## design/flow/design.v

```verilog
package mem_types;
    localparam NUM_SETS = 32;
    localparam NUM_ISETS= 32;
    typedef struct packed {  
        logic [(31-($clog2(NUM_SETS)+5)):00] tag;
        logic [($clog2(NUM_SETS)-1):00] set_addr;
        logic [04:00] offset;
        logic   [31:0]  ufp_addr;
        logic   [3:0]   ufp_rmask;
        logic   [3:0]   ufp_wmask;
        logic   [31:0]  ufp_wdata;
    } cache_t;
    typedef struct packed {  
        logic [(31-($clog2(NUM_ISETS)+5)):00] tag;
        logic [($clog2(NUM_ISETS)-1):00] set_addr;
        logic [04:00] offset;
        logic   [31:0]  ufp_addr;
        logic   [3:0]   ufp_rmask;
        logic   [3:0]   ufp_wmask;
        logic   [31:0]  ufp_wdata;
    } icache_t;
endpackage : mem_types
package rv32i_types;
    localparam NUM_ARCH_REG = 32;
    localparam NUM_ROB_ENTRIES = 8;
    localparam NUM_PHYS_REG = NUM_ROB_ENTRIES+ 32;
    localparam PHYS_REG_IDX = $clog2(NUM_PHYS_REG) - 1;
    localparam ARCH_REG_IDX = $clog2(NUM_ARCH_REG) - 1;
    localparam NUM_RS_ENTRIES = 2;
    localparam ST_Q_ENTRIES = 2;  
    localparam LD_RS_ENTRIES = 2;  
    localparam BRANCH_PRED_M = 1;
    localparam NUM_ORDER = 10;
    typedef struct packed {
        logic valid;
        logic [63:0] order;
        logic [31:0] inst;
        logic [ARCH_REG_IDX:0] rs1_addr, rs2_addr, rd_addr;
        logic [31:0] rs1_rdata, rs2_rdata, rd_wdata;
        logic [31:0] pc_rdata;
        logic [31:0] pc_wdata;
        logic [31:0] mem_addr;
        logic [3:0] mem_rmask;
        logic [3:0] mem_wmask;
        logic [31:0] mem_rdata;
        logic [31:0] mem_wdata;
    } rvfi_t;
    typedef struct packed {
        logic [ARCH_REG_IDX:0] rd;
        logic [PHYS_REG_IDX:0] pd;
        logic valid;
        logic [$clog2(NUM_ROB_ENTRIES)-1:0] rob_entry_idx;
        logic [31:0] rs1_value, rs2_value, value;
        logic [6:0]  opcode;
        logic [31:0] pc;
        logic [31:0] calculated_pc_next;
        logic [31:0] mem_addr;
        logic [3:0]  mem_rmask;
        logic [3:0]  mem_wmask;
        logic [31:0]  mem_rdata;
        logic [31:0]  mem_wdata;
    } cdb_entry_t; 
    typedef struct packed {
        logic   [31:0]  inst;  
        logic   [31:0]  pc;
        logic   [31:0]  pc_next;  
        logic           valid;  
        logic   [PHYS_REG_IDX:0]   ps1_s, ps2_s, pd_s;
        logic   [ARCH_REG_IDX:0]  rd_s, rs1_s, rs2_s;
        logic   ps1_valid, ps2_valid;
        logic   [2:0]   funct3;
        logic   [6:0]   funct7;
        logic   [6:0]   opcode;
        logic   [31:0]  imm;
        logic   [63:0]  order;
        logic   [BRANCH_PRED_M - 1:0]   br_hist;
        logic           regf_we;
    } decode_rename_to_dispatch_t;  
    typedef struct packed {
        logic [PHYS_REG_IDX:0] pd;
        logic [ARCH_REG_IDX:0] rs1, rs2, rd;
        logic           write_en;  
    } decode_rename_to_RAT_t;  
    typedef struct packed {
        logic [PHYS_REG_IDX:0] ps1, ps2;
        logic ps1_valid, ps2_valid;
    } RAT_to_decode_rename_t;  
    typedef struct packed {
        logic [ARCH_REG_IDX:0] rd;
        logic [PHYS_REG_IDX:0] pd;
        logic [31:0] pc;
        logic [31:0] pc_next;
        logic [63:0] order;
        logic [6:0] opcode;
        logic [31:0] calculated_pc_next;
        logic   [BRANCH_PRED_M - 1:0]   br_hist;
    } dispatch_to_ROB_only_data_t;  
    typedef struct packed {
        dispatch_to_ROB_only_data_t dispatch_to_ROB_only_data;  
        rvfi_t rvfi;
        logic enqueue_rob;
    } dispatch_to_ROB_t;
    typedef struct packed {
        logic commit;
        dispatch_to_ROB_only_data_t dispatch_data;
        rvfi_t rvfi;
    } ROB_entry_t;
    typedef struct packed {
        logic [($clog2(NUM_ROB_ENTRIES)-1):0] rob_entry_idx;
        logic is_rob_full;
    } ROB_to_dispatch_t;  
    typedef struct packed {
        ROB_entry_t rob_entry;
        logic is_rob_empty;
    } ROB_to_RRF_t;
    typedef struct packed {
        logic dequeue;
    } RRF_to_ROB_t;
    typedef struct packed {
        logic ps1_valid, ps2_valid;
        logic [PHYS_REG_IDX:0] ps1, ps2, pd;
        logic [ARCH_REG_IDX:0] rd;
        logic [2:0] funct3;
        logic [6:0] funct7;
        logic [6:0] opcode;
        logic [31:0] imm;
        logic [$clog2(NUM_ROB_ENTRIES)-1:0] rob_entry_idx;
        logic [31:0] pc;
        logic valid;
    } dispatch_to_rs_t;
    typedef struct packed {
        logic ps1_valid, ps2_valid;
        logic [PHYS_REG_IDX:0] ps1, ps2, pd;
        logic [ARCH_REG_IDX:0] rd;
        logic [2:0] funct3;
        logic [6:0] opcode;
        logic [31:0] imm;
        logic [$clog2(NUM_ROB_ENTRIES)-1:0] rob_entry_idx;
        logic [31:0] pc;
        logic valid;
    } dispatch_to_lsq_t;
    typedef struct packed {
        logic ps1_valid, ps2_valid;
        logic [PHYS_REG_IDX:0] ps1, ps2, pd;
        logic [ARCH_REG_IDX:0] rd;
        logic [2:0] funct3;
        logic [6:0] funct7;
        logic [6:0] opcode;
        logic [31:0] imm;
        logic [$clog2(NUM_ROB_ENTRIES)-1:0] rob_entry_idx;
        logic [31:0] pc;
        logic valid;
    } rs_to_alu_t;
       typedef struct packed {
        logic ps1_valid, ps2_valid;
        logic [PHYS_REG_IDX:0] ps1, ps2, pd;
        logic [ARCH_REG_IDX:0] rd;
        logic [2:0] funct3;
        logic [6:0] funct7;
        logic [6:0] opcode;
        logic [31:0] imm;
        logic [$clog2(NUM_ROB_ENTRIES)-1:0] rob_entry_idx;
        logic [31:0] pc;
        logic valid;
    } rs_to_br_t;
    typedef struct packed {
        logic ps1_valid, ps2_valid;
        logic [PHYS_REG_IDX:0] ps1, ps2, pd;
        logic [ARCH_REG_IDX:0] rd;
        logic [2:0] funct3;
        logic [6:0] funct7;
        logic [6:0] opcode;
        logic [31:0] imm;
        logic [$clog2(NUM_ROB_ENTRIES)-1:0] rob_entry_idx;
        logic [31:0] pc;
        logic valid;
    } rs_to_mult_t;
    typedef struct packed {
        logic ps1_valid, ps2_valid;
        logic [PHYS_REG_IDX:0] ps1, ps2, pd;
        logic [ARCH_REG_IDX:0] rd;
        logic [2:0] funct3;
        logic [6:0] funct7;
        logic [6:0] opcode;
        logic [31:0] imm;
        logic [$clog2(NUM_ROB_ENTRIES)-1:0] rob_entry_idx;
        logic [31:0] pc;
        logic valid;
    } rs_to_div_t;
    typedef struct packed {
        logic [PHYS_REG_IDX:0] pd;
        logic [ARCH_REG_IDX:0] rd;
        logic [2:0] funct3;
        logic [6:0] opcode;
        logic [$clog2(NUM_ROB_ENTRIES)-1:0] rob_entry_idx;
        logic [31:0] pc;
        logic valid;
    } mult_pipe_t;
    typedef struct packed {
        rs_to_alu_t data;
        logic [NUM_ORDER:0] order;
    } ALU_RS_entry_t;
    typedef struct packed {
        rs_to_alu_t data;
        logic [NUM_ORDER:0] order;
    } MUL_RS_entry_t;
    typedef struct packed {
        rs_to_br_t data;
        logic [NUM_ORDER:0] order;
    } BR_RS_entry_t;
    typedef struct packed {
        dispatch_to_lsq_t data;
        logic valid;
    } lsq_entry_t;
    typedef struct packed {
       logic   [31:0]  inst;
       logic   [31:0]  pc;
       logic   [31:0]  pc_next;
       logic   [63:0]  order;
       logic           valid;  
    } fetch_to_queue;  
    typedef enum logic [6:0] {
        op_b_lui       = 7'b0110111,  
        op_b_auipc     = 7'b0010111,  
        op_b_jal       = 7'b1101111,  
        op_b_jalr      = 7'b1100111,  
        op_b_br        = 7'b1100011,  
        op_b_load      = 7'b0000011,  
        op_b_store     = 7'b0100011,  
        op_b_imm       = 7'b0010011,  
        op_b_reg       = 7'b0110011   
    } rv32i_opcode;
    typedef enum logic [6:0] {
        base           = 7'b0000000,
        variant        = 7'b0100000,
        mult           = 7'b0000001
    } funct7_t;
    typedef enum logic [2:0] {
        arith_f3_add   = 3'b000,  
        arith_f3_sll   = 3'b001,
        arith_f3_slt   = 3'b010,
        arith_f3_sltu  = 3'b011,
        arith_f3_xor   = 3'b100,
        arith_f3_sr    = 3'b101,  
        arith_f3_or    = 3'b110,
        arith_f3_and   = 3'b111
    } arith_f3_t;
    typedef enum logic [2:0] {
        load_f3_lb     = 3'b000,
        load_f3_lh     = 3'b001,
        load_f3_lw     = 3'b010,
        load_f3_lbu    = 3'b100,
        load_f3_lhu    = 3'b101
    } load_f3_t;
    typedef enum logic [2:0] {
        store_f3_sb    = 3'b000,
        store_f3_sh    = 3'b001,
        store_f3_sw    = 3'b010
    } store_f3_t;
    typedef enum logic [2:0] { 
        branch_f3_beq  = 3'b000,
        branch_f3_bne  = 3'b001,
        branch_f3_blt  = 3'b100,
        branch_f3_bge  = 3'b101,
        branch_f3_bltu = 3'b110,
        branch_f3_bgeu = 3'b111
    } branch_f3_t;
    typedef enum logic [2:0] {
        alu_op_add     = 3'b000,
        alu_op_sll     = 3'b001,
        alu_op_sra     = 3'b010,
        alu_op_sub     = 3'b011,
        alu_op_xor     = 3'b100,
        alu_op_srl     = 3'b101,
        alu_op_or      = 3'b110,
        alu_op_and     = 3'b111
    } alu_ops;
    typedef enum logic [2:0] {
        mul_op_mul      = 3'b000,
        mul_op_mulh     = 3'b001,
        mul_op_mulhsu   = 3'b010,
        mul_op_mulhu    = 3'b011,
        mul_op_div      = 3'b100,
        mul_op_divu     = 3'b101,
        mul_op_rem      = 3'b110,
        mul_op_remu     = 3'b111
    } mul_ops;
    typedef union packed {
        logic [31:0] word;
        struct packed {
            logic [11:0] i_imm;
            logic [4:0]  rs1;
            logic [2:0]  funct3;
            logic [4:0]  rd;
            rv32i_opcode opcode;
        } i_type;
        struct packed {
            logic [6:0]  funct7;
            logic [4:0]  rs2;
            logic [4:0]  rs1;
            logic [2:0]  funct3;
            logic [4:0]  rd;
            rv32i_opcode opcode;
        } r_type;
        struct packed {
            logic [11:5] imm_s_top;
            logic [4:0]  rs2;
            logic [4:0]  rs1;
            logic [2:0]  funct3;
            logic [4:0]  imm_s_bot;
            rv32i_opcode opcode;
        } s_type;
        struct packed {
            logic [11:5] imm_s_top;
            logic [4:0]  rs2;
            logic [4:0]  rs1;
            logic [2:0]  funct3;
            logic [4:0]  imm_s_bot;
            rv32i_opcode opcode;
        } b_type;
        struct packed {
            logic [31:12] imm;
            logic [4:0]   rd;
            rv32i_opcode  opcode;
        } j_type;
    } instr_t;
endpackage : rv32i_types
module div_seq (
    input  logic        clk,
    input  logic        rst,
    input  logic        start,
    input  logic [32:0] a,
    input  logic [32:0] b,
    output logic        complete,
    output logic [32:0] quotient,
    output logic [32:0] remainder,
    output logic        divide_by_0
);
logic [5:0]  cnt;
logic [32:0] q_reg;      
logic [32:0] r_reg;      
logic [32:0] d_reg;      
logic        neg_q, neg_r, dbz;
logic [32:0] a_save;
logic [33:0] r_shift;
logic [34:0] r_sub;
assign r_shift = {r_reg, q_reg[32]};
assign r_sub   = {1'b0, r_shift} - {2'b00, d_reg};
always_ff @(posedge clk) begin
    if (rst) begin
        cnt <= '0;
    end else if (start) begin
        cnt    <= 6'd33;
        q_reg  <= a[32] ? (~a + 33'd1) : a;
        d_reg  <= b[32] ? (~b + 33'd1) : b;
        r_reg  <= '0;
        neg_q  <= a[32] ^ b[32];
        neg_r  <= a[32];
        dbz    <= (b == '0);
        a_save <= a;
    end else if (cnt != '0) begin
        cnt <= cnt - 6'd1;
        if (r_sub[34]) begin
            r_reg <= r_shift[32:0];
            q_reg <= {q_reg[31:0], 1'b0};
        end else begin
            r_reg <= r_sub[32:0];
            q_reg <= {q_reg[31:0], 1'b1};
        end
    end
end
assign complete    = (cnt == '0);
assign divide_by_0 = dbz;
assign quotient    = dbz ? '1 : (neg_q ? (~q_reg + 33'd1) : q_reg);
assign remainder   = dbz ? a_save : (neg_r ? (~r_reg + 33'd1) : r_reg);
endmodule
module divider_exec #(
    parameter NUM_STAGES = 33
)(
    input   rv32i_types::rs_to_div_t rs_to_div,
    input   logic [31: 0]   ps1_value,
    input   logic [31: 0]   ps2_value,
    input   logic           clk, rst,
    input   logic           cdb_arb_dequeue,           
    input   logic           res_station_select_from_RS,        
    output  rv32i_types::cdb_entry_t div_queue_result,
    output  logic           div_queue_is_full_to_CDB,       
    output  logic           div_is_ready_to_RS             
);
logic   [31: 0] div_queue_result_value;
rv32i_types::rs_to_div_t div_to_cdb_arb;
enum logic [1:0] {
    busy,
    not_busy = 2'b01,
    reset
} state;
logic [32:0] op_a;
logic [32:0] op_b;
logic [32:0] quotient;
logic [32:0] remainder;
logic divide_by_zero;
struct packed {
    rv32i_types::rs_to_div_t data;
    logic [31:0] ps1_value_shadow;
    logic [31:0] ps2_value_shadow;
} shadow_input;
logic shadow_overflow_flag;
assign shadow_overflow_flag = (shadow_input.ps1_value_shadow == 32'h80000000) && (shadow_input.ps2_value_shadow == '1);
logic div_is_done;
assign div_queue_is_full_to_CDB = div_is_done && state == busy;
always_ff @ (posedge clk) begin
    if(rst) begin
        state <= reset;
    end else begin
        case(state)
            busy: begin
                state <= cdb_arb_dequeue ? not_busy : state;
            end
            not_busy: begin
                state <= res_station_select_from_RS ? busy : state;
                shadow_input.data <= rs_to_div;
                shadow_input.ps1_value_shadow <= ps1_value;
                shadow_input.ps2_value_shadow <= ps2_value;
            end
            default: begin  
                state <= div_is_done ? not_busy : state;
                shadow_input <= '0;
            end
        endcase
    end
end
always_comb begin
    op_a = '0;
    op_b = '0;
    if(!rst) begin
        unique case(rs_to_div.funct3[0])
            1'b0: begin
                op_a = {ps1_value[31], ps1_value};
                op_b = {ps2_value[31], ps2_value};
            end
            1'b1: begin
                op_a = {1'b0, ps1_value};
                op_b = {1'b0, ps2_value};
            end
        endcase
    end
end
div_seq div_ip (
                .clk(clk),
                .rst(rst),
                .start(res_station_select_from_RS),
                .a(op_a),
                .b(op_b),
                .complete(div_is_done),
                .quotient(quotient),
                .remainder(remainder),
                .divide_by_0(divide_by_zero)
            );
always_comb begin
    div_to_cdb_arb = '0;
    div_is_ready_to_RS = '0; 
    div_queue_result_value = '0;
    if(!rst) begin
        unique case(state)
            busy: begin
                div_to_cdb_arb = shadow_input.data;
                div_is_ready_to_RS = '0;
            end
            not_busy: begin
                div_to_cdb_arb = '0;
                div_is_ready_to_RS = '1;            
            end
            default: begin
                div_to_cdb_arb = '0;
                div_is_ready_to_RS = '0;            
            end
        endcase
        unique case(shadow_input.data.funct3[1:0])
            2'b00: begin
                div_queue_result_value = divide_by_zero ? '1 : quotient[31:0];
                div_queue_result_value = shadow_overflow_flag ? 32'h80000000 : div_queue_result_value;
            end
            2'b01: begin
                div_queue_result_value = divide_by_zero ? '1 : quotient[31:0];
            end
            2'b10:begin
                div_queue_result_value = remainder[31:0];
                div_queue_result_value = shadow_overflow_flag ? 0 : div_queue_result_value;
            end
            2'b11: begin
                div_queue_result_value = remainder[31:0];
            end
        endcase
    end
    div_queue_result                = '0;
    div_queue_result.rd             = shadow_input.data.rd;
    div_queue_result.pd             = shadow_input.data.pd;
    div_queue_result.valid          = shadow_input.data.valid;
    div_queue_result.rob_entry_idx  = shadow_input.data.rob_entry_idx;
    div_queue_result.rs1_value      = shadow_input.ps1_value_shadow;
    div_queue_result.rs2_value      = shadow_input.ps2_value_shadow;
    div_queue_result.value          = div_queue_result_value;
    div_queue_result.pc            = shadow_input.data.pc;
    div_queue_result.calculated_pc_next = shadow_input.data.pc + 32'd4;
    div_queue_result.opcode        = shadow_input.data.opcode;
    div_queue_result.mem_addr      = '0;
    div_queue_result.mem_rmask     = '0;
    div_queue_result.mem_wmask     = '0;
    div_queue_result.mem_rdata     = '0;
    div_queue_result.mem_wdata     = '0;
end
endmodule
module div_unit
(
    input  logic        clk,
    input  logic        rst,
    input  logic        issue,           
    input  logic [2:0]  funct3,          
    input  logic [6:0]  opcode,
    input  logic [4:0]  rd,
    input  logic [5:0]  pd,
    input  logic [2:0]  rob_idx,
    input  logic [31:0] pc,
    input  logic [31:0] ps1_value,
    input  logic [31:0] ps2_value,
    output logic        ready,           
    input  logic        cdb_dequeue,     
    output logic        res_valid,
    output logic [4:0]  res_rd,
    output logic [5:0]  res_pd,
    output logic [2:0]  res_rob_idx,
    output logic [31:0] res_value,
    output logic [31:0] res_rs1_value,
    output logic [31:0] res_rs2_value,
    output logic [31:0] res_pc,
    output logic [31:0] res_pc_next,
    output logic [6:0]  res_opcode
);
rv32i_types::rs_to_div_t rs;
rv32i_types::cdb_entry_t res;
always_comb begin
    rs               = '0;
    rs.valid         = issue;
    rs.funct3        = funct3;
    rs.opcode        = opcode;
    rs.rd            = rd;
    rs.pd            = pd;
    rs.rob_entry_idx = rob_idx;
    rs.pc            = pc;
end
divider_exec div (
    .rs_to_div                  (rs),
    .ps1_value                  (ps1_value),
    .ps2_value                  (ps2_value),
    .clk                        (clk),
    .rst                        (rst),
    .cdb_arb_dequeue            (cdb_dequeue),
    .res_station_select_from_RS (issue),
    .div_queue_result           (res),
    .div_queue_is_full_to_CDB   (res_valid),
    .div_is_ready_to_RS         (ready)
);
assign res_rd        = res.rd;
assign res_pd        = res.pd;
assign res_rob_idx   = res.rob_entry_idx;
assign res_value     = res.value;
assign res_rs1_value = res.rs1_value;
assign res_rs2_value = res.rs2_value;
assign res_pc        = res.pc;
assign res_pc_next   = res.calculated_pc_next;
assign res_opcode    = res.opcode;
endmodule
```

## design/flow/run.sh

```bash
#!/bin/bash
# the make line also repeats each setting of config.mk as NAME=value (left out here)
make -C /OpenROAD-flow-scripts/flow DESIGN_CONFIG=/design/flow/config.mk WORK_HOME=/design/flow/orfs CLKGATE_MAP_FILE= finish
```

## design/flow/config.mk

```make
export PLATFORM = sky130hd
export DESIGN_NAME = div_unit
export DESIGN_NICKNAME = div_unit
export VERILOG_FILES = /design/flow/design.v
export SDC_FILE = /design/flow/constraint.sdc
export NUM_CORES = 4
export LEC_CHECK = 0
export CAP_MARGIN = 40
export CORE_MARGIN = 2
export CORE_UTILIZATION = 70
export CTS_CLUSTER_SIZE = 37
export GPL_TIMING_DRIVEN = 1
export HOLD_SLACK_MARGIN = 0.3
export PLACE_DENSITY = 0.35
export SETUP_SLACK_MARGIN = -0.35
export SLEW_MARGIN = 20
export TNS_END_PERCENT = 55
```

## design/flow/constraint.sdc

```tcl
create_clock -name core_clock -period 4.18 [get_ports {clk}]
set_input_delay 0.8360 -clock core_clock [delete_from_list [all_inputs] [get_ports {clk}]]
set_output_delay 0.8360 -clock core_clock [all_outputs]
set_load 0.01 [all_outputs]
```

==> results_slide.txt, run 1 <==
Flow Results at a Glance

GRT
  – Antenna violations before repair: 0
  – Pin count of the biggest net entering global routing: around 120
  – Wire length of the first global-routing pass: approximately 86,000 um
  – Global-route usage over all layers: 0.4375
  – Global route overflow: 0
  – Vias in the first global route: about 15,000

Die
  – Horizontal die size: around 160 um
  – Share of the core filled by cells before placement: 0.7170
  – Area inside the core boundary: 0.02354 sq mm
  – Die height: about 160 um
  – Number of placement rows: around 56
  – Die area: ~0.025 sq mm
  – Number of top-level pins: a little over 300

Synthesis
  – Ys cells: 1,726
  – YS warnings: 3
  – Synth unique cells: roughly 69
  – Fraction of synthesis flops using an asynchronous set or reset pin: 0
  – Post-synthesis compound-gate area fraction: 0.1331
  – Summed standard-cell area reported by yosys: 0.01688 sq mm
  – Number of standard cells after synthesis: 1,726
  – Post-Synth XOR/XNOR Area: 0.08664
  – Post-synthesis mux area share: 0.009487
  – Largest area contributor in the synthesized netlist: edfxtp_1
  – Avg Cell Area, Syn: between 9 and 10 sq um
  – Share of synthesized cell area in full adder, half adder and majority cells: 0.03157
  – Top_reg_cell synth: edfxtp_1
  – Number of synthesized flops with an enable pin: roughly 250
  – Logic family by area: simple AND/OR/NAND/NOR gates
  – Top cell type by instance count after synthesis: edfxtp_1
  – Top area cells in the synthesized netlist: edfxtp_1 (45%), buf_4 (5.3%), xnor2_1 (5.2%), and2_1 (4.7%), nor2_1 (3.5%)
  – Netlist area before placement: about 0.017 sq mm
  – Cell types with the highest counts after synthesis: edfxtp_1 (253), nor2_1 (158), and2_1 (127), buf_4 (120), nand2_1 (110)
  – Simple-gate share of the synthesized area: 0.1932
  – Top-area cell share: 0.4500
  – Share of synthesized area occupied by flip-flops and latches: 0.4607
  – Synthesized net count: about 1,900
  – Post-synth regs: 262

Placement
  – Half-perimeter wire length of the detailed placement result: approximately 39,000 um
  – Final weighted congestion in routability-driven placement: roughly 1.0
  – Quantity of I/O buffers inserted on ports: around 300
  – Pre-CTS setup slack: -377.1 ps

Run
  – Number of max-cap violations: 0
  – OpenROAD warning count: 34

Critical path
  – R2r startpoint: div.div_ip.r_reg[1]$_SDFFCE_PP0P_
  – Setup Crit Path Kind: register to output port
  – WP buf/inv: 1
  – Slowest-stage cell, CP: or4_4
  – FF-to-FF setup slack: about 10 ps
  – Ordered cell list for the critical path: or4_4 > or4_4 > or4_4 > or4_4 > o41ai_4 > xor2_1 > mux2i_1 > o22ai_2 > nor2_2 > buf_2
  – Arrival time of data at the critical path endpoint: roughly 3800 ps
  – Required time worst endpoint: 3340 ps
  – Worst path top cell family by delay: simple AND/OR/NAND/NOR gates
  – Depth of the most critical reg-to-reg path: 12
  – Slowest Stage Delay on Critical Path: 560 ps
  – Critical Path End: res_value[29]
  – Depth of the critical timing path with buffers and inverters included: 10
  – Launching instance or port of the critical path: div.div_ip.r_reg[10]$_SDFFCE_PP0P_
  – Type of element launching the critical path: register
  – Maximum fanout along the worst path: 3
  – Critical Path End Type: output port
  – Critical Path Most Common Cell: or4_4
  – Capture point of the worst reg-to-reg path: div.div_ip.r_reg[11]$_SDFFCE_PP0P_

Routing
  – Antenna Violating Nets Remaining: 0
  – Routed wirelength normalized by instance count: 25.22 um
  – Post-detailed-route DRC marker count: 0
  – Via-per-instance ratio: a little under 7
  – First-pass iteration count of the detailed router: 8
  – DRT iter0 DRCs: 2,501
  – Total via count after detailed routing: between 15,000 and 20,000
  – Final wirelength: ~58,000 um

STA
  – Final Slew Violations: 0
  – Tightest hold margin: approximately 480 ps
  – Clock period minus final worst setup slack: ~4600 ps
  – Pin slew with the least headroom to its limit: approximately 860 ps
  – Least setup slack across all paths after layout: -445.9 ps
  – Period utilisation layout: 1.107
  – Accumulated negative setup slack: -7316 ps
  – Endpoints failing hold: 0
  – Setup skew after layout: around 12 ps
  – RSZ-0062 raised after global routing: yes
  – # setup viols final: 38
  – Normalized max-slew margin: 0.4225
  – Maximum frequency from static timing analysis: roughly 220 MHz

Run status
  – Status: finished with violations
  – Layout check fault list: setup timing

Power
  – Clock network power consumption: between 2000 and 3000 uW
  – Combinational Power Share: 0.331
  – Sequential group share of total power: 0.390
  – Net switching power figure: between 3000 and 4000 uW
  – Pwr Density: between 400 and 500 mW/mm^2
  – Max rail drop VDD: 445.4 uV
  – Top power group: registers
  – Internal Dissipation: 6153 uW
  – Sequential Power: around 3600 uW
  – Static power due to leakage: 0.008006 uW
  – Power share of the clock group: 0.279
  – P_comb: roughly 3000 uW
  – Switching power as a share of total power: 0.3361

Worst hold path
  – Worst min path class: register to register
  – Worst hold path endpoint: div.state[0]$_DFF_P_
  – Number of instances on the worst hold path: 2
  – Launch point of the worst hold path: div.state[0]$_DFF_P_

Layout
  – Layout area overhead: 24.23%
  – Net count, final: about 2,100
  – Number of inserted filler cells in the final layout: between 1,000 and 1,500

Clock tree
  – Maximum number of buffers from clock root to sink: 3
  – Quantity of hold-fixing buffers added after cts: 0
  – Root Buffer Master: clkbuf_16
  – Count of clock tree sinks: 262
  – Number of levels in the clock H-tree: 1
  – Clock Latency Late Sink: 570 ps
  – Clock tree from TritonCTS: built
  – Clock buffer count from CTS: 28
  – Clock-pin slew reported for the worst setup and hold paths after clock tree synthesis: 60 ps
## layer usage
| metal | GRT usage | vias to the layer above | wire length [um] |
|---|---|---|---|
| li1 | - | 6540 | - |
| met1 | 0.5239 | 7216 | 19140 |
| met2 | 0.7263 | 1433 | 26920 |
| met3 | 0.09403 | 363 | 6922 |
| met4 | 0.2702 | 0 | 4770 |
| met5 | 0 | - | 0 |
## final cells by class
class	count	area (sq um)	share of cell area
diodes	1	2.502	0.0001193
clock buffers	31	711.9	0.03395
clock inverters	21	225.2	0.01074
inverters	62	232.7	0.01110
multi-input cells	1202	7825	0.3731
flip-flops and latches	262	7779	0.3709
well taps	319	399.1	0.01903
repair buffers	392	3796	0.1810
## metrics by stage
| stage | instance area (sq um) | instances | utilization | power (uW) |
|---|---|---|---|---|
| 3_5_place_dp | 19820 | 2231 | 0.8417 | 6483 |
| 2_1_floorplan | 16890 | 1726 | - | 5385 |
| 3_3_place_gp | 19750 | 2228 | 0.8391 | 6352 |
| 6_report | 20970 | 2290 | 0.8908 | 9268 |
| 5_1_grt | 20970 | 2289 | 0.8907 | 9529 |
| 4_1_cts | 20810 | 2284 | 0.8838 | 9072 |
## timing repair
action | in CTS | in global routing
pin swaps | 14 | 11
endpoints found under the setup margin | 16 | 32
gates resized | 40 | 22
setup buffers | 1 | 2
==> run 2, diff against run 1 <==
- ABC_AREA: default -> 0
- CAP_MARGIN: 40 -> 20
- CORE_UTILIZATION: 70 -> 72
- CTS_CLUSTER_DIAMETER: default -> 374
- CTS_CLUSTER_SIZE: 37 -> 95
- GPL_TIMING_DRIVEN: 1 -> default
- HOLD_SLACK_MARGIN: 0.3 -> default
- PLACE_DENSITY: 0.35 -> 0.42
- SETUP_SLACK_MARGIN: -0.35 -> default
- TNS_END_PERCENT: 55 -> default
- clock period: 4.18 -> 3.01 ns (I/O delays scaled with it)
==> results_slide.txt, run 2 <==
Flow Results at a Glance

Synthesis
  – Largest area contributor in the synthesized netlist: edfxtp_1 (unchanged)
  – Fraction of synthesis flops using an asynchronous set or reset pin: 0 (unchanged)
  – Ys cells: 1,726 (unchanged)
  – Post-Synth XOR/XNOR Area: 0.08664 (unchanged)
  – YS warnings: 3 (unchanged)
  – Top cell type by instance count after synthesis: edfxtp_1 (unchanged)
  – Top area cells in the synthesized netlist: edfxtp_1 (45%), buf_4 (5.3%), xnor2_1 (5.2%), and2_1 (4.7%), nor2_1 (3.5%) (unchanged)
  – Number of synthesized flops with an enable pin: 253 (unchanged)
  – Share of synthesized cell area in full adder, half adder and majority cells: 0.03157 (unchanged)
  – Summed standard-cell area reported by yosys: 0.01688 sq mm (unchanged)
  – Synth unique cells: 69 (unchanged)
  – Post-synthesis mux area share: 0.009487 (unchanged)
  – Avg Cell Area, Syn: 9.781 sq um (unchanged)
  – Top_reg_cell synth: edfxtp_1 (unchanged)
  – Netlist area before placement: 0.01688 sq mm (unchanged)
  – Simple-gate share of the synthesized area: 0.1932 (unchanged)
  – Logic family by area: simple AND/OR/NAND/NOR gates (unchanged)
  – Share of synthesized area occupied by flip-flops and latches: 0.4607 (unchanged)
  – Cell types with the highest counts after synthesis: edfxtp_1 (253), nor2_1 (158), and2_1 (127), buf_4 (120), nand2_1 (110) (unchanged)
  – Top-area cell share: 0.4500 (unchanged)
  – Post-synthesis compound-gate area fraction: 0.1331 (unchanged)
  – Synthesized net count: 1,892 (unchanged)
  – Number of standard cells after synthesis: 1,726 (unchanged)
  – Post-synth regs: 262 (unchanged)

Die
  – Number of top-level pins: 307 (unchanged)
  – Horizontal die size: 157.1 um (was 159.3 um)
  – Die area: 0.02469 sq mm (was 0.02537 sq mm)
  – Share of the core filled by cells before placement: 0.7257 (was 0.7170)
  – Area inside the core boundary: 0.02326 sq mm (was 0.02354 sq mm)
  – Number of placement rows: 56 (unchanged)
  – Die height: 157.1 um (was 159.3 um)

Run status
  – First error: [ERROR GRT-0116] Global routing finished with congestion. Check the congestion regions in the DRC Viewer.
  – Last flow stage reached: global routing
  – Status: aborted with a tool error (was finished with violations)

Placement
  – Final weighted congestion in routability-driven placement: 1.095 (was 0.9954)
  – Quantity of I/O buffers inserted on ports: 305 (unchanged)
  – Half-perimeter wire length of the detailed placement result: 45,160 um (was 39,260 um)

Clock tree
  – Clock buffer count from CTS: 6 (was 28)
  – Count of clock tree sinks: 262 (unchanged)
  – Maximum number of buffers from clock root to sink: 3 (unchanged)
  – Number of levels in the clock H-tree: 1 (unchanged)
  – Quantity of hold-fixing buffers added after cts: 0 (unchanged)
  – Root Buffer Master: clkbuf_16 (unchanged)

GRT
  – Global-route usage over all layers: 0.7414
  – Global route overflow: ~110
## run 2: timing repair
item                       4_1_cts
buffers inserted                55
setup endpoints to repair       89
cloned                           3
pin swaps                       83
resized                        329
## run 2: metal layers
| metal | global-route usage | overflow |
|---|---|---|
| met5 | 0.1180 | 0 |
| met4 | 0.7952 | 47 |
| met3 | 0.5435 | 0 |
| met2 | 0.9486 | 63 |
| met1 | 0.7236 | 0 |
## run 2: per-stage QoR
| step | setup WS (ps) | area [sq um] | hold WS, ps | power [uW] | std cells |
|---|---|---|---|---|---|
| 3_5_place_dp | -1325 | 21280 | 480.8 | 9511 | 2399 |
| 3_3_place_gp | -1147 | 21280 | 468.3 | 9214 | 2399 |
| 2_1_floorplan | -739.1 | 17120 | 422.0 | 7547 | 1726 |
| 4_1_cts | -1638 | 22570 | 341.9 | 11310 | 2461 |
==> run 3, diff against run 2 <==
- ABC_AREA: 0 -> default
- CELL_PAD_IN_SITES_GLOBAL_PLACEMENT: default -> 2
- CORE_ASPECT_RATIO: default -> 1.39
- CORE_MARGIN: 2 -> 8
- CORE_UTILIZATION: 72 -> 70
- CTS_CLUSTER_DIAMETER: 374 -> default
- CTS_CLUSTER_SIZE: 95 -> default
- GPL_ROUTABILITY_DRIVEN: default -> 1
- PLACE_DENSITY: 0.42 -> default
- PLACE_DENSITY_LB_ADDON: default -> 0.2
- SETUP_SLACK_MARGIN: default -> 0.84
- TNS_END_PERCENT: default -> 65
- clock period: 3.01 -> 3.24 ns (I/O delays scaled with it)
==> results_slide.txt, run 3 <==
Flow Results at a Glance

Run status
  – Status: aborted with a tool error (unchanged)
  – Last flow stage reached: global placement without I/O (was global routing)
  – First error: [ERROR FLW-0024] Place density exceeds 1.0 (current PLACE_DENSITY_LB_ADDON =  0.2). Please check if the value of  PLACE_DENSITY_LB_ADDON is between 0 and 0.99. (was [ERROR GRT-0116] Global routing finished with congestion. Check the congestion regions in the DRC Viewer.)

Synthesis
  – Cell types with the highest counts after synthesis: edfxtp_1 (253), nor2_1 (158), and2_1 (127), buf_4 (120), nand2_1 (110) (unchanged)
  – Fraction of synthesis flops using an asynchronous set or reset pin: 0 (unchanged)
  – Share of synthesized area occupied by flip-flops and latches: 0.4607 (unchanged)
  – Netlist area before placement: 0.01688 sq mm (unchanged)
  – Top_reg_cell synth: edfxtp_1 (unchanged)
  – Number of synthesized flops with an enable pin: 253 (unchanged)
  – YS warnings: 3 (unchanged)
  – Top area cells in the synthesized netlist: edfxtp_1 (45%), buf_4 (5.3%), xnor2_1 (5.2%), and2_1 (4.7%), nor2_1 (3.5%) (unchanged)
  – Post-Synth XOR/XNOR Area: 0.08664 (unchanged)
  – Simple-gate share of the synthesized area: 0.1932 (unchanged)
  – Summed standard-cell area reported by yosys: 0.01688 sq mm (unchanged)
  – Number of standard cells after synthesis: 1,726 (unchanged)
  – Top cell type by instance count after synthesis: edfxtp_1 (unchanged)
  – Synthesized net count: 1,892 (unchanged)
  – Ys cells: 1,726 (unchanged)
  – Share of synthesized cell area in full adder, half adder and majority cells: 0.03157 (unchanged)
  – Post-synth regs: 262 (unchanged)
  – Top-area cell share: 0.4500 (unchanged)
  – Avg Cell Area, Syn: 9.781 sq um (unchanged)
  – Synth unique cells: 69 (unchanged)
  – Post-synthesis mux area share: 0.009487 (unchanged)
  – Largest area contributor in the synthesized netlist: edfxtp_1 (unchanged)
  – Logic family by area: simple AND/OR/NAND/NOR gates (unchanged)
  – Post-synthesis compound-gate area fraction: 0.1331 (unchanged)

Die
  – Area inside the core boundary: 0.02389 sq mm (was 0.02326 sq mm)
  – Number of placement rows: 67 (was 56)
  – Die height: 199.1 um (was 157.1 um)
  – Horizontal die size: 147.7 um (was 157.1 um)
  – Die area: 0.02941 sq mm (was 0.02469 sq mm)
  – Share of the core filled by cells before placement: 0.7066 (was 0.7257)
==> run 4, diff against run 3 <==
- CAP_MARGIN: 20 -> 35
- CELL_PAD_IN_SITES_GLOBAL_PLACEMENT: 2 -> 3
- CORE_ASPECT_RATIO: 1.39 -> default
- CORE_MARGIN: 8 -> 2
- CORE_UTILIZATION: 70 -> 53
- CTS_CLUSTER_DIAMETER: default -> 305
- CTS_CLUSTER_SIZE: default -> 58
- GPL_ROUTABILITY_DRIVEN: 1 -> default
- MAX_ROUTING_LAYER: default -> met4
- PLACE_DENSITY: default -> 0.6
- PLACE_DENSITY_LB_ADDON: 0.2 -> default
- SETUP_SLACK_MARGIN: 0.84 -> default
- SLEW_MARGIN: 20 -> 0
- TNS_END_PERCENT: 65 -> 25
- clock period: 3.24 -> 5.5 ns (I/O delays scaled with it)
==> results_slide.txt, run 4 <==
Flow Results at a Glance

Run status
  – Status: aborted with a tool error (unchanged)
  – Last flow stage reached: global placement without I/O (unchanged)
  – First error: [ERROR GPL-0301] Utilization 106.268 % exceeds 100%. (was [ERROR FLW-0024] Place density exceeds 1.0 (current PLACE_DENSITY_LB_ADDON =  0.2). Please check if the value of  PLACE_DENSITY_LB_ADDON is between 0 and 0.99.)

Synthesis
  – Simple-gate share of the synthesized area: 0.1932 (unchanged)
  – Post-Synth XOR/XNOR Area: 0.08664 (unchanged)
  – Largest area contributor in the synthesized netlist: edfxtp_1 (unchanged)
  – Share of synthesized area occupied by flip-flops and latches: 0.4607 (unchanged)
  – Top cell type by instance count after synthesis: edfxtp_1 (unchanged)
  – Post-synthesis mux area share: 0.009487 (unchanged)
  – Post-synth regs: 262 (unchanged)
  – Synth unique cells: 69 (unchanged)
  – Post-synthesis compound-gate area fraction: 0.1331 (unchanged)
  – Top area cells in the synthesized netlist: edfxtp_1 (45%), buf_4 (5.3%), xnor2_1 (5.2%), and2_1 (4.7%), nor2_1 (3.5%) (unchanged)
  – YS warnings: 3 (unchanged)
  – Number of standard cells after synthesis: 1,726 (unchanged)
  – Fraction of synthesis flops using an asynchronous set or reset pin: 0 (unchanged)
  – Logic family by area: simple AND/OR/NAND/NOR gates (unchanged)
  – Share of synthesized cell area in full adder, half adder and majority cells: 0.03157 (unchanged)
  – Number of synthesized flops with an enable pin: 253 (unchanged)
  – Avg Cell Area, Syn: 9.781 sq um (unchanged)
  – Top_reg_cell synth: edfxtp_1 (unchanged)
  – Summed standard-cell area reported by yosys: 0.01688 sq mm (unchanged)
  – Top-area cell share: 0.4500 (unchanged)
  – Ys cells: 1,726 (unchanged)
  – Netlist area before placement: 0.01688 sq mm (unchanged)
  – Synthesized net count: 1,892 (unchanged)
  – Cell types with the highest counts after synthesis: edfxtp_1 (253), nor2_1 (158), and2_1 (127), buf_4 (120), nand2_1 (110) (unchanged)

Die
  – Share of the core filled by cells before placement: 0.5364 (was 0.7066)
  – Die area: 0.03330 sq mm (was 0.02941 sq mm)
  – Horizontal die size: 182.5 um (was 147.7 um)
  – Number of placement rows: 65 (was 67)
  – Area inside the core boundary: 0.03147 sq mm (was 0.02389 sq mm)
  – Die height: 182.5 um (was 199.1 um)
==> run 5, diff against run 4 <==
- CAP_MARGIN: 35 -> 5
- CELL_PAD_IN_SITES_GLOBAL_PLACEMENT: 3 -> default
- CORE_ASPECT_RATIO: default -> 0.72
- CORE_UTILIZATION: 53 -> 70
- CTS_CLUSTER_DIAMETER: 305 -> default
- CTS_CLUSTER_SIZE: 58 -> default
- MAX_ROUTING_LAYER: met4 -> default
- PLACE_DENSITY: 0.6 -> default
- SETUP_SLACK_MARGIN: default -> 1.0
- SLEW_MARGIN: 0 -> 20
- TNS_END_PERCENT: 25 -> default
- clock period: 5.5 -> 3.92 ns (I/O delays scaled with it)
==> results_slide.txt, run 5 <==
Flow Results at a Glance

Clock tree
  – Maximum number of buffers from clock root to sink: 3
  – Number of levels in the clock H-tree: 1
  – Clock buffer count from CTS: 27
  – Root Buffer Master: clkbuf_16
  – Count of clock tree sinks: 262

Placement
  – Pre-CTS setup slack: -705.5 ps
  – Quantity of I/O buffers inserted on ports: around 310
  – Final weighted congestion in routability-driven placement: ~1
  – Half-perimeter wire length of the detailed placement result: 39,600 um

Run status
  – Last flow stage reached: global routing (was global placement without I/O)
  – First error: [ERROR DPL-0038] Utilization greater than 100%, impossible to legalize (was [ERROR GPL-0301] Utilization 106.268 % exceeds 100%.)
  – Status: aborted with a tool error (unchanged)

Synthesis
  – Largest area contributor in the synthesized netlist: edfxtp_1 (unchanged)
  – Top-area cell share: 0.4500 (unchanged)
  – Post-synth regs: 262 (unchanged)
  – YS warnings: 3 (unchanged)
  – Post-synthesis mux area share: 0.009487 (unchanged)
  – Ys cells: 1,726 (unchanged)
  – Synth unique cells: 69 (unchanged)
  – Top_reg_cell synth: edfxtp_1 (unchanged)
  – Share of synthesized cell area in full adder, half adder and majority cells: 0.03157 (unchanged)
  – Post-synthesis compound-gate area fraction: 0.1331 (unchanged)
  – Cell types with the highest counts after synthesis: edfxtp_1 (253), nor2_1 (158), and2_1 (127), buf_4 (120), nand2_1 (110) (unchanged)
  – Fraction of synthesis flops using an asynchronous set or reset pin: 0 (unchanged)
  – Post-Synth XOR/XNOR Area: 0.08664 (unchanged)
  – Avg Cell Area, Syn: 9.781 sq um (unchanged)
  – Top area cells in the synthesized netlist: edfxtp_1 (45%), buf_4 (5.3%), xnor2_1 (5.2%), and2_1 (4.7%), nor2_1 (3.5%) (unchanged)
  – Netlist area before placement: 0.01688 sq mm (unchanged)
  – Top cell type by instance count after synthesis: edfxtp_1 (unchanged)
  – Simple-gate share of the synthesized area: 0.1932 (unchanged)
  – Number of standard cells after synthesis: 1,726 (unchanged)
  – Logic family by area: simple AND/OR/NAND/NOR gates (unchanged)
  – Number of synthesized flops with an enable pin: 253 (unchanged)
  – Synthesized net count: 1,892 (unchanged)
  – Share of synthesized area occupied by flip-flops and latches: 0.4607 (unchanged)
  – Summed standard-cell area reported by yosys: 0.01688 sq mm (unchanged)

Die
  – Share of the core filled by cells before placement: 0.7080 (was 0.5364)
  – Area inside the core boundary: 0.02384 sq mm (was 0.03147 sq mm)
  – Number of placement rows: 48 (was 65)
  – Die height: 135.8 um (was 182.5 um)
  – Number of top-level pins: 307
  – Die area: 0.02539 sq mm (was 0.03330 sq mm)
  – Horizontal die size: 187.0 um (was 182.5 um)
## run 5: timing repair
action,CTS
gates resized,430
setup endpoints to repair,114
pin swaps,98
buffers inserted,78
hold buffers,0
gates cloned,6
## run 5: stage by stage
step	total power (uW)	hold slack [ps]	util	instances	instance area (sq um)
CTS	9832	465.8	0.9453	2386	22540
detailed placement	6973	449.8	0.8434	2255	20110
global placement	6827	459.1	0.8434	2255	20110
floorplan	5802	422.0	-	1726	17180
==> run 6, diff against run 5 <==
- ABC_AREA: default -> 1
- CAP_MARGIN: 5 -> 20
- CORE_ASPECT_RATIO: 0.72 -> default
- CTS_CLUSTER_DIAMETER: default -> 201
- CTS_CLUSTER_SIZE: default -> 36
- HOLD_SLACK_MARGIN: default -> -0.08
- SETUP_SLACK_MARGIN: 1.0 -> 0.9
- clock period: 3.92 -> 2.99 ns (I/O delays scaled with it)
==> results_slide.txt, run 6 <==
Flow Results at a Glance

Synthesis
  – Simple-gate share of the synthesized area: 0.2860 (was 0.1932)
  – Share of synthesized cell area in full adder, half adder and majority cells: 0.02822 (was 0.03157)
  – Post-synthesis mux area share: 0 (was 0.009487)
  – Top-area cell share: 0.4023 (was 0.4500)
  – Avg Cell Area, Syn: 7.409 sq um (was 9.781 sq um)
  – Top_reg_cell synth: edfxtp_1 (unchanged)
  – Logic family by area: simple AND/OR/NAND/NOR gates (unchanged)
  – Synth unique cells: 49 (was 69)
  – Post-synthesis compound-gate area fraction: 0.08295 (was 0.1331)
  – Largest area contributor in the synthesized netlist: edfxtp_1 (unchanged)
  – Synthesized net count: 2,715 (was 1,892)
  – Netlist area before placement: 0.01889 sq mm (was 0.01688 sq mm)
  – Top cell type by instance count after synthesis: nand2_1 (was edfxtp_1)
  – Top area cells in the synthesized netlist: edfxtp_1 (40%), nand2_1 (14%), inv_1 (7.5%), nor2_1 (5.5%), buf_4 (4.8%) (was edfxtp_1 (45%), buf_4 (5.3%), xnor2_1 (5.2%), and2_1 (4.7%), nor2_1 (3.5%))
  – Fraction of synthesis flops using an asynchronous set or reset pin: 0 (unchanged)
  – YS warnings: 3 (unchanged)
  – Share of synthesized area occupied by flip-flops and latches: 0.4118 (was 0.4607)
  – Number of standard cells after synthesis: 2,549 (was 1,726)
  – Summed standard-cell area reported by yosys: 0.01889 sq mm (was 0.01688 sq mm)
  – Ys cells: 2,549 (was 1,726)
  – Number of synthesized flops with an enable pin: 253 (unchanged)
  – Post-synth regs: 262 (unchanged)
  – Cell types with the highest counts after synthesis: nand2_1 (680), inv_1 (376), nor2_1 (275), edfxtp_1 (253), nand3_1 (157) (was edfxtp_1 (253), nor2_1 (158), and2_1 (127), buf_4 (120), nand2_1 (110))
  – Post-Synth XOR/XNOR Area: 0.04498 (was 0.08664)

Clock tree
  – Quantity of hold-fixing buffers added after cts: 0 (unchanged)
  – Maximum number of buffers from clock root to sink: 3 (unchanged)
  – Clock buffer count from CTS: 11 (was 27)
  – Root Buffer Master: clkbuf_16 (unchanged)
  – Number of levels in the clock H-tree: 1 (unchanged)
  – Count of clock tree sinks: 262 (unchanged)

Die
  – Die height: 168.3 um (was 135.8 um)
  – Share of the core filled by cells before placement: 0.7066 (was 0.7080)
  – Area inside the core boundary: 0.02673 sq mm (was 0.02384 sq mm)
  – Horizontal die size: 168.3 um (was 187.0 um)
  – Number of placement rows: 60 (was 48)
  – Die area: 0.02831 sq mm (was 0.02539 sq mm)
  – Number of top-level pins: 307 (unchanged)

Placement
  – Final weighted congestion in routability-driven placement: 1.039 (was 0.9824)
  – Quantity of I/O buffers inserted on ports: 305 (unchanged)
  – DP Cell Count: 3,075 (was 2,255)
  – Half-perimeter wire length of the detailed placement result: 46,220 um (was 39,600 um)

Run status
  – Last flow stage reached: global routing (unchanged)
  – First error: [ERROR DPL-0038] Utilization greater than 100%, impossible to legalize (unchanged)
  – Status: aborted with a tool error (unchanged)
run 6: stage by stage:
| stage | worst slack, ps | total power [uW] | area [sq um] |
|---|---|---|---|
| after CTS | -81.85 | 12190 | 24350 |
| after global placement | 82.79 | 9273 | 22320 |
| after floorplan | -184.1 | 7934 | 19660 |
| after detailed placement | -118.7 | 9483 | 22320 |
run 6: repair_timing:
action	CTS
endpoints found under the setup margin	168
pin swaps	103
buffers inserted	97
cloned	4
gates resized	537
==> run 7, diff against run 6 <==
- ABC_AREA: 1 -> default
- CAP_MARGIN: 20 -> 40
- CTS_CLUSTER_DIAMETER: 201 -> 43
- CTS_CLUSTER_SIZE: 36 -> 31
- GPL_TIMING_DRIVEN: default -> 1
- HOLD_SLACK_MARGIN: -0.08 -> default
- MAX_ROUTING_LAYER: default -> met4
- PLACE_DENSITY_LB_ADDON: default -> 0.28
- SETUP_SLACK_MARGIN: 0.9 -> 0.23
- TNS_END_PERCENT: default -> 55
- clock period: 2.99 -> 4.14 ns (I/O delays scaled with it)
==> results_slide.txt, run 7 <==
Flow Results at a Glance

Run status
  – Status: finished with violations (was aborted with a tool error)
  – Layout check fault list: setup timing

Synthesis
  – Post-synthesis mux area share: 0.009487 (was 0)
  – Share of synthesized cell area in full adder, half adder and majority cells: 0.03157 (was 0.02822)
  – Post-synthesis compound-gate area fraction: 0.1331 (was 0.08295)
  – Synth unique cells: 69 (was 49)
  – Cell types with the highest counts after synthesis: edfxtp_1 (253), nor2_1 (158), and2_1 (127), buf_4 (120), nand2_1 (110) (was nand2_1 (680), inv_1 (376), nor2_1 (275), edfxtp_1 (253), nand3_1 (157))
  – YS warnings: 3 (unchanged)
  – Share of synthesized area occupied by flip-flops and latches: 0.4607 (was 0.4118)
  – Post-Synth XOR/XNOR Area: 0.08664 (was 0.04498)
  – Ys cells: 1,726 (was 2,549)
  – Logic family by area: simple AND/OR/NAND/NOR gates (unchanged)
  – Simple-gate share of the synthesized area: 0.1932 (was 0.2860)
  – Fraction of synthesis flops using an asynchronous set or reset pin: 0 (unchanged)
  – Post-synth regs: 262 (unchanged)
  – Top_reg_cell synth: edfxtp_1 (unchanged)
  – Top cell type by instance count after synthesis: edfxtp_1 (was nand2_1)
  – Avg Cell Area, Syn: 9.781 sq um (was 7.409 sq um)
  – Summed standard-cell area reported by yosys: 0.01688 sq mm (was 0.01889 sq mm)
  – Top area cells in the synthesized netlist: edfxtp_1 (45%), buf_4 (5.3%), xnor2_1 (5.2%), and2_1 (4.7%), nor2_1 (3.5%) (was edfxtp_1 (40%), nand2_1 (14%), inv_1 (7.5%), nor2_1 (5.5%), buf_4 (4.8%))
  – Top-area cell share: 0.4500 (was 0.4023)
  – Synthesized net count: 1,892 (was 2,715)
  – Number of standard cells after synthesis: 1,726 (was 2,549)
  – Largest area contributor in the synthesized netlist: edfxtp_1 (unchanged)
  – Netlist area before placement: 0.01688 sq mm (was 0.01889 sq mm)
  – Number of synthesized flops with an enable pin: 253 (unchanged)

Routing
  – Total via count after detailed routing: approximately 17,000
  – Post-detailed-route DRC marker count: 0
  – Antenna Violating Nets Remaining: 0
  – Via-per-instance ratio: about 7.4
  – First-pass iteration count of the detailed router: 17
  – DRT iter0 DRCs: approximately 4,200
  – Final wirelength: between 70,000 and 80,000 um
  – Routed wirelength normalized by instance count: a little over 30 um

Power
  – Switching power as a share of total power: 0.3584
  – Pwr Density: 481.9 mW/mm^2
  – Net switching power figure: 3758 uW
  – Sequential group share of total power: 0.353
  – Clock network power consumption: between 3000 and 4000 uW
  – Sequential Power: between 3000 and 4000 uW
  – Static power due to leakage: 0.008379 uW
  – Power share of the clock group: 0.320
  – Max rail drop VDD: a little under 500 uV
  – P_comb: roughly 3400 uW
  – Combinational Power Share: 0.327
  – Internal Dissipation: between 6000 and 7000 uW
  – Top power group: registers

Clock tree
  – Count of clock tree sinks: 262 (unchanged)
  – Number of levels in the clock H-tree: 2 (was 1)
  – Maximum number of buffers from clock root to sink: 3 (unchanged)
  – Quantity of hold-fixing buffers added after cts: 0 (unchanged)
  – Clock tree from TritonCTS: built
  – Clock buffer count from CTS: 36 (was 11)
  – Clock Latency Late Sink: 550 ps
  – Root Buffer Master: clkbuf_16 (unchanged)
  – Clock-pin slew reported for the worst setup and hold paths after clock tree synthesis: approximately 70 ps

Critical path
  – WP buf/inv: 3
  – Setup Crit Path Kind: register to output port
  – Required time worst endpoint: about 3300 ps
  – FF-to-FF setup slack: -80 ps
  – Capture point of the worst reg-to-reg path: div.div_ip.r_reg[1]$_SDFFCE_PP0P_
  – Type of element launching the critical path: register
  – Worst path top cell family by delay: simple AND/OR/NAND/NOR gates
  – Depth of the critical timing path with buffers and inverters included: 11
  – Slowest Stage Delay on Critical Path: roughly 540 ps
  – Depth of the most critical reg-to-reg path: 14
  – R2r startpoint: div.div_ip.q_reg[32]$_DFFE_PP_
  – Slowest-stage cell, CP: or4_4
  – Ordered cell list for the critical path: or4_4 > or4_4 > or4_4 > buf_4 > buf_6 > nand2_1 > xor2_1 > a21oi_1 > o22ai_1 > nor2_1 > clkdlybuf4s50_1
  – Critical Path Most Common Cell: or4_4
  – Arrival time of data at the critical path endpoint: roughly 4500 ps
  – Maximum fanout along the worst path: 3
  – Critical Path End Type: output port
  – Critical Path End: res_value[21]
  – Launching instance or port of the critical path: div.div_ip.r_reg[10]$_SDFFCE_PP0P_

Die
  – Share of the core filled by cells before placement: 0.7170 (was 0.7066)
  – Number of top-level pins: 307 (unchanged)
  – Area inside the core boundary: 0.02354 sq mm (was 0.02673 sq mm)
  – Number of placement rows: 56 (was 60)
  – Horizontal die size: 159.3 um (was 168.3 um)
  – Die height: 159.3 um (was 168.3 um)
  – Die area: 0.02537 sq mm (was 0.02831 sq mm)

Worst hold path
  – Launch point of the worst hold path: div.state[0]$_DFF_P_
  – Number of instances on the worst hold path: 2
  – Worst min path class: register to register
  – Worst hold path endpoint: div.state[0]$_DFF_P_

GRT
  – Global route overflow: 0
  – Antenna violations before repair: 8
  – Wire length of the first global-routing pass: a little over 90,000 um
  – Pin count of the biggest net entering global routing: approximately 120
  – Global-route usage over all layers: 0.4929
  – Vias in the first global route: roughly 16,000

Run
  – OpenROAD warning count: 36
  – Number of max-cap violations: 0

Placement
  – Half-perimeter wire length of the detailed placement result: 39,450 um (was 46,220 um)
  – Final weighted congestion in routability-driven placement: 1.023 (was 1.039)
  – DP Cell Count: 2,237 (was 3,075)
  – Placed inst area: 0.01985 sq mm (was 0.02232 sq mm)
  – Quantity of I/O buffers inserted on ports: 305 (unchanged)

Layout
  – Cell Count, Final, Fillers Out: 2,331
  – Number of inserted filler cells in the final layout: about 770
  – Final core occ: 0.9242
  – Layout area overhead: 28.89%
  – Area of all placed cells without fillers: ~0.022 sq mm
  – Net count, final: between 2,000 and 2,500

STA
  – Period utilisation layout: 1.274
  – RSZ-0062 raised after global routing: yes
  – Setup skew after layout: 19.10 ps
  – Final Slew Violations: 0
  – Clock period minus final worst setup slack: 5273 ps
  – Tightest hold margin: about 450 ps
  – Least setup slack across all paths after layout: -1133 ps
  – Normalized max-slew margin: 0.01840
  – Pin slew with the least headroom to its limit: roughly 1500 ps
  – # setup viols final: 29
  – Endpoints failing hold: 0
  – Maximum frequency from static timing analysis: ~190 MHz
## run 7: through the flow
step	power, uW	TNS [ps]	setup slack [ps]
final	10480	-11330	-1133
after global routing	10640	-12520	-1305
after CTS	9902	-6305	-653.5
after detailed placement	6556	-2406	-398.7
after global placement	6430	-1579	-315.4
after floorplan	5442	0	132.2
## run 7: area by class of cell
type                            instances  area [sq um]  share of cell area
Tap cell                              319         399.1             0.01834
Clock buffer                           39         953.4             0.04382
Clock inverter                         25         309.0             0.01420
Sequential cell                       262          7779              0.3575
Antenna cell                           10         25.02            0.001150
Inverter                               62         232.7             0.01070
Multi-Input combinational cell       1202          8129              0.3736
Timing Repair Buffer                  412          3931              0.1807
## run 7: metal layers
layer | part of all wire | global-route usage
met1 | 0.30 | 0.5659
met3 | 0.16 | 0.1214
met5 | 0 | -
met2 | 0.42 | 0.7761
met4 | 0.12 | 0.3178
## run 7: timing repair
item | 4_1_cts | 5_1_grt
setup endpoints to repair | 66 | 69
setup buffers | 8 | 7
resized | 120 | 50
gates cloned | 1 | 0
pin swaps | 44 | 25
==> run 8, diff against run 7 <==
- CAP_MARGIN: 40 -> 20
- CORE_UTILIZATION: 70 -> 14
- CTS_CLUSTER_DIAMETER: 43 -> default
- CTS_CLUSTER_SIZE: 31 -> default
- GPL_TIMING_DRIVEN: 1 -> default
- MAX_ROUTING_LAYER: met4 -> default
- PLACE_DENSITY: default -> 0.6
- PLACE_DENSITY_LB_ADDON: 0.28 -> default
- SETUP_SLACK_MARGIN: 0.23 -> default
- TNS_END_PERCENT: 55 -> default
- clock period: 4.14 -> 6.64 ns (I/O delays scaled with it)
==> results_slide.txt, run 8 <==
Flow Results at a Glance

Synthesis
  – Fraction of synthesis flops using an asynchronous set or reset pin: 0 (unchanged)
  – Number of synthesized flops with an enable pin: 253 (unchanged)
  – Top area cells in the synthesized netlist: edfxtp_1 (45%), buf_4 (5.3%), xnor2_1 (5.2%), and2_1 (4.7%), nor2_1 (3.5%) (unchanged)
  – Cell types with the highest counts after synthesis: edfxtp_1 (253), nor2_1 (158), and2_1 (127), buf_4 (120), nand2_1 (110) (unchanged)
  – Top-area cell share: 0.4500 (unchanged)
  – Post-Synth XOR/XNOR Area: 0.08664 (unchanged)
  – Summed standard-cell area reported by yosys: 0.01688 sq mm (unchanged)
  – Synth unique cells: 69 (unchanged)
  – Avg Cell Area, Syn: 9.781 sq um (unchanged)
  – Ys cells: 1,726 (unchanged)
  – Top cell type by instance count after synthesis: edfxtp_1 (unchanged)
  – Post-synth regs: 262 (unchanged)
  – Largest area contributor in the synthesized netlist: edfxtp_1 (unchanged)
  – Share of synthesized area occupied by flip-flops and latches: 0.4607 (unchanged)
  – Logic family by area: simple AND/OR/NAND/NOR gates (unchanged)
  – Post-synthesis compound-gate area fraction: 0.1331 (unchanged)
  – Netlist area before placement: 0.01688 sq mm (unchanged)
  – Share of synthesized cell area in full adder, half adder and majority cells: 0.03157 (unchanged)
  – Simple-gate share of the synthesized area: 0.1932 (unchanged)
  – Top_reg_cell synth: edfxtp_1 (unchanged)
  – Post-synthesis mux area share: 0.009487 (unchanged)
  – YS warnings: 3 (unchanged)
  – Synthesized net count: 1,892 (unchanged)
  – Number of standard cells after synthesis: 1,726 (unchanged)

STA
  – Period utilisation layout: 0.9552 (was 1.274)
  – Maximum frequency from static timing analysis: 157.7 MHz
  – Normalized max-slew margin: 0.2861 (was 0.01840)
  – Pin slew with the least headroom to its limit: 1061 ps (was 1457 ps)
  – Final Slew Violations: 0 (unchanged)
  – Clock period minus final worst setup slack: between 6000 and 7000 ps
  – Accumulated negative setup slack: 0 ps (was -11,330 ps)
  – # setup viols final: 0 (was 29)
  – Setup skew after layout: 15.40 ps (was 19.10 ps)
  – RSZ-0062 raised after global routing: no (was yes)
  – Endpoints failing hold: 0 (unchanged)

GRT
  – Wire length of the first global-routing pass: 88,620 um (was 93,420 um)
  – Global-route usage over all layers: 0.09719 (was 0.4929)
  – Antenna violations before repair: 15 (was 8)
  – Global route overflow: 0 (unchanged)
  – Pin count of the biggest net entering global routing: 75 (was 122)
  – Vias in the first global route: 12,775 (was 15,739)

Clock tree
  – Clock buffer count from CTS: 31 (was 36)
  – Clock-pin slew reported for the worst setup and hold paths after clock tree synthesis: 60 ps (was 70 ps)
  – Post-cts repair resize count: 0 (was 120)
  – Count of buffers added by post-CTS timing repair for setup: 0 (was 8)
  – Clock tree from TritonCTS: built (unchanged)
  – Count of clock tree sinks: 262 (unchanged)
  – Maximum number of buffers from clock root to sink: 3 (unchanged)
  – Clock Latency Late Sink: 600 ps (was 550 ps)
  – Root Buffer Master: clkbuf_16 (unchanged)
  – Quantity of hold-fixing buffers added after cts: 0 (unchanged)
  – Number of levels in the clock H-tree: 1 (was 2)

Critical path
  – Maximum fanout along the worst path: 6 (was 3)
  – Type of element launching the critical path: register (unchanged)
  – Capture point of the worst reg-to-reg path: div.div_ip.r_reg[21]$_SDFFCE_PP0P_ (was div.div_ip.r_reg[1]$_SDFFCE_PP0P_)
  – Required time worst endpoint: 5310 ps (was 3310 ps)
  – Slowest-stage cell, CP: clkdlybuf4s50_1 (was or4_4)
  – Critical Path Most Common Cell: or4_4 (unchanged)
  – Depth of the most critical reg-to-reg path: 13 (was 14)
  – Critical Path End: res_value[30] (was res_value[21])
  – Slowest Stage Delay on Critical Path: 680 ps (was 540 ps)
  – R2r startpoint: div.div_ip.q_reg[32]$_DFFE_PP_ (unchanged)
  – Launching instance or port of the critical path: div.div_ip.r_reg[10]$_SDFFCE_PP0P_ (unchanged)
  – WP buf/inv: 1 (was 3)
  – Worst path top cell family by delay: simple AND/OR/NAND/NOR gates (unchanged)
  – Setup Crit Path Kind: register to output port (unchanged)
  – Ordered cell list for the critical path: or4_4 > or4_4 > or4_4 > or4_4 > o21ai_0 > xor2_1 > a21oi_1 > o22ai_1 > nor2_1 > clkdlybuf4s50_1 (was or4_4 > or4_4 > or4_4 > buf_4 > buf_6 > nand2_1 > xor2_1 > a21oi_1 > o22ai_1 > nor2_1 > clkdlybuf4s50_1)
  – Critical Path End Type: output port (unchanged)
  – Arrival time of data at the critical path endpoint: 5010 ps (was 4450 ps)
  – Depth of the critical timing path with buffers and inverters included: 10 (was 11)
  – FF-to-FF setup slack: 1960 ps (was -80 ps)

Routing
  – First-pass iteration count of the detailed router: 7 (was 17)
  – Antenna Violating Nets Remaining: 0 (unchanged)
  – Final wirelength: 62,340 um (was 71,940 um)
  – DRT iter0 DRCs: 1,324 (was 4,183)
  – Routed wirelength normalized by instance count: 17.67 um (was 30.86 um)
  – Routed metal-1 wire length: 27,610 um (was 21,830 um)
  – Sum of met3 wire segment lengths after detailed routing: 4799 um (was 11,210 um)
  – Via-per-instance ratio: 3.874 (was 7.417)
  – Sum of met2 wire segment lengths after detailed routing: 28,300 um (was 30,570 um)
  – Post-detailed-route DRC marker count: 0 (unchanged)
  – Uppermost layer routed: met5 (was met4)
  – Total via count after detailed routing: 13,669 (was 17,289)

Die
  – Area inside the core boundary: 0.1198 sq mm (was 0.02354 sq mm)
  – Die area: 0.1234 sq mm (was 0.02537 sq mm)
  – Number of placement rows: 127 (was 56)
  – Number of top-level pins: 307 (unchanged)
  – Die height: 351.2 um (was 159.3 um)
  – Horizontal die size: 351.2 um (was 159.3 um)
  – Share of the core filled by cells before placement: 0.1409 (was 0.7170)

Power
  – Clock network power consumption: 1620 uW (was 3360 uW)
  – Sequential group share of total power: 0.410 (was 0.353)
  – Top power group: registers (unchanged)
  – Switching power as a share of total power: 0.3372 (was 0.3584)
  – Pwr Density: 258.7 mW/mm^2 (was 481.9 mW/mm^2)
  – Static power due to leakage: 0.007548 uW (was 0.008379 uW)
  – Max rail drop VDD: 201.8 uV (was 494.9 uV)
  – Sequential Power: 2320 uW (was 3700 uW)
  – Power share of the clock group: 0.286 (was 0.320)
  – P_comb: 1720 uW (was 3430 uW)
  – Combinational Power Share: 0.304 (was 0.327)
  – PnR Total Power: 5667 uW (was 10,480 uW)
  – Net switching power figure: 1911 uW (was 3758 uW)
  – Internal Dissipation: 3756 uW (was 6727 uW)

Worst hold path
  – Number of instances on the worst hold path: 2 (unchanged)
  – Launch point of the worst hold path: div.state[0]$_DFF_P_ (unchanged)
  – Worst hold path endpoint: div.state[0]$_DFF_P_ (unchanged)
  – Worst min path class: register to register (unchanged)

Placement
  – Half-perimeter wire length of the detailed placement result: 48,900 um (was 39,450 um)
  – Placed inst area: 0.02096 sq mm (was 0.01985 sq mm)
  – Quantity of I/O buffers inserted on ports: 305 (unchanged)
  – Final weighted congestion in routability-driven placement: 0.8472 (was 1.023)

Layout
  – Area of all placed cells without fillers: 0.02190 sq mm (was 0.02176 sq mm)
  – Combinational cell area excluding buffers and inverters: 0.007706 sq mm (was 0.008129 sq mm)
  – Number of inserted filler cells in the final layout: 13,263 (was 772)
  – Layout area overhead: 29.75% (was 28.89%)
  – Net count, final: 2,054 (was 2,142)
  – Footprint of the flip-flops and latches: 0.007781 sq mm (was 0.007779 sq mm)

Run status
  – Status: finished clean (was finished with violations)

Run
  – Number of max-cap violations: 0 (unchanged)
  – OpenROAD warning count: 28 (was 36)
[run 8: final cells by class]
type	count	share of cell area
Sequential cell	262	0.3552
Multi-Input combinational cell	1202	0.3518
Timing Repair Buffer	329	0.1471
Tap cell	1612	0.09208
Clock buffer	36	0.03627
Inverter	62	0.01062
Clock inverter	21	0.006341
Antenna cell	4	0.0004570
[run 8: per-stage QoR]
| stage | worst slack [ps] | instances | hold slack, ps | utilization |
|---|---|---|---|---|
| floorplan | 317.1 | 1726 | 422.0 | - |
| global placement | 992.6 | 3467 | 434.4 | 0.1749 |
| detailed placement | 1040 | 3467 | 436.9 | 0.1749 |
| CTS | 350.5 | 3524 | 446.4 | 0.1827 |
| global route | 172.1 | 3525 | 485.6 | 0.1828 |
| finish | 297.3 | 3528 | 445.2 | 0.1828 |
[run 8: per-layer routing]
| metal | vias to the layer above | global-route usage |
|---|---|---|
| met1 | 6606 | 0.1340 |
| met3 | 78 | 0.01761 |
| met4 | 14 | 0.02407 |
| met5 | - | 0 |
| met2 | 549 | 0.1560 |
| li1 | 6422 | - |
Power and IR drop assume default switching activity.
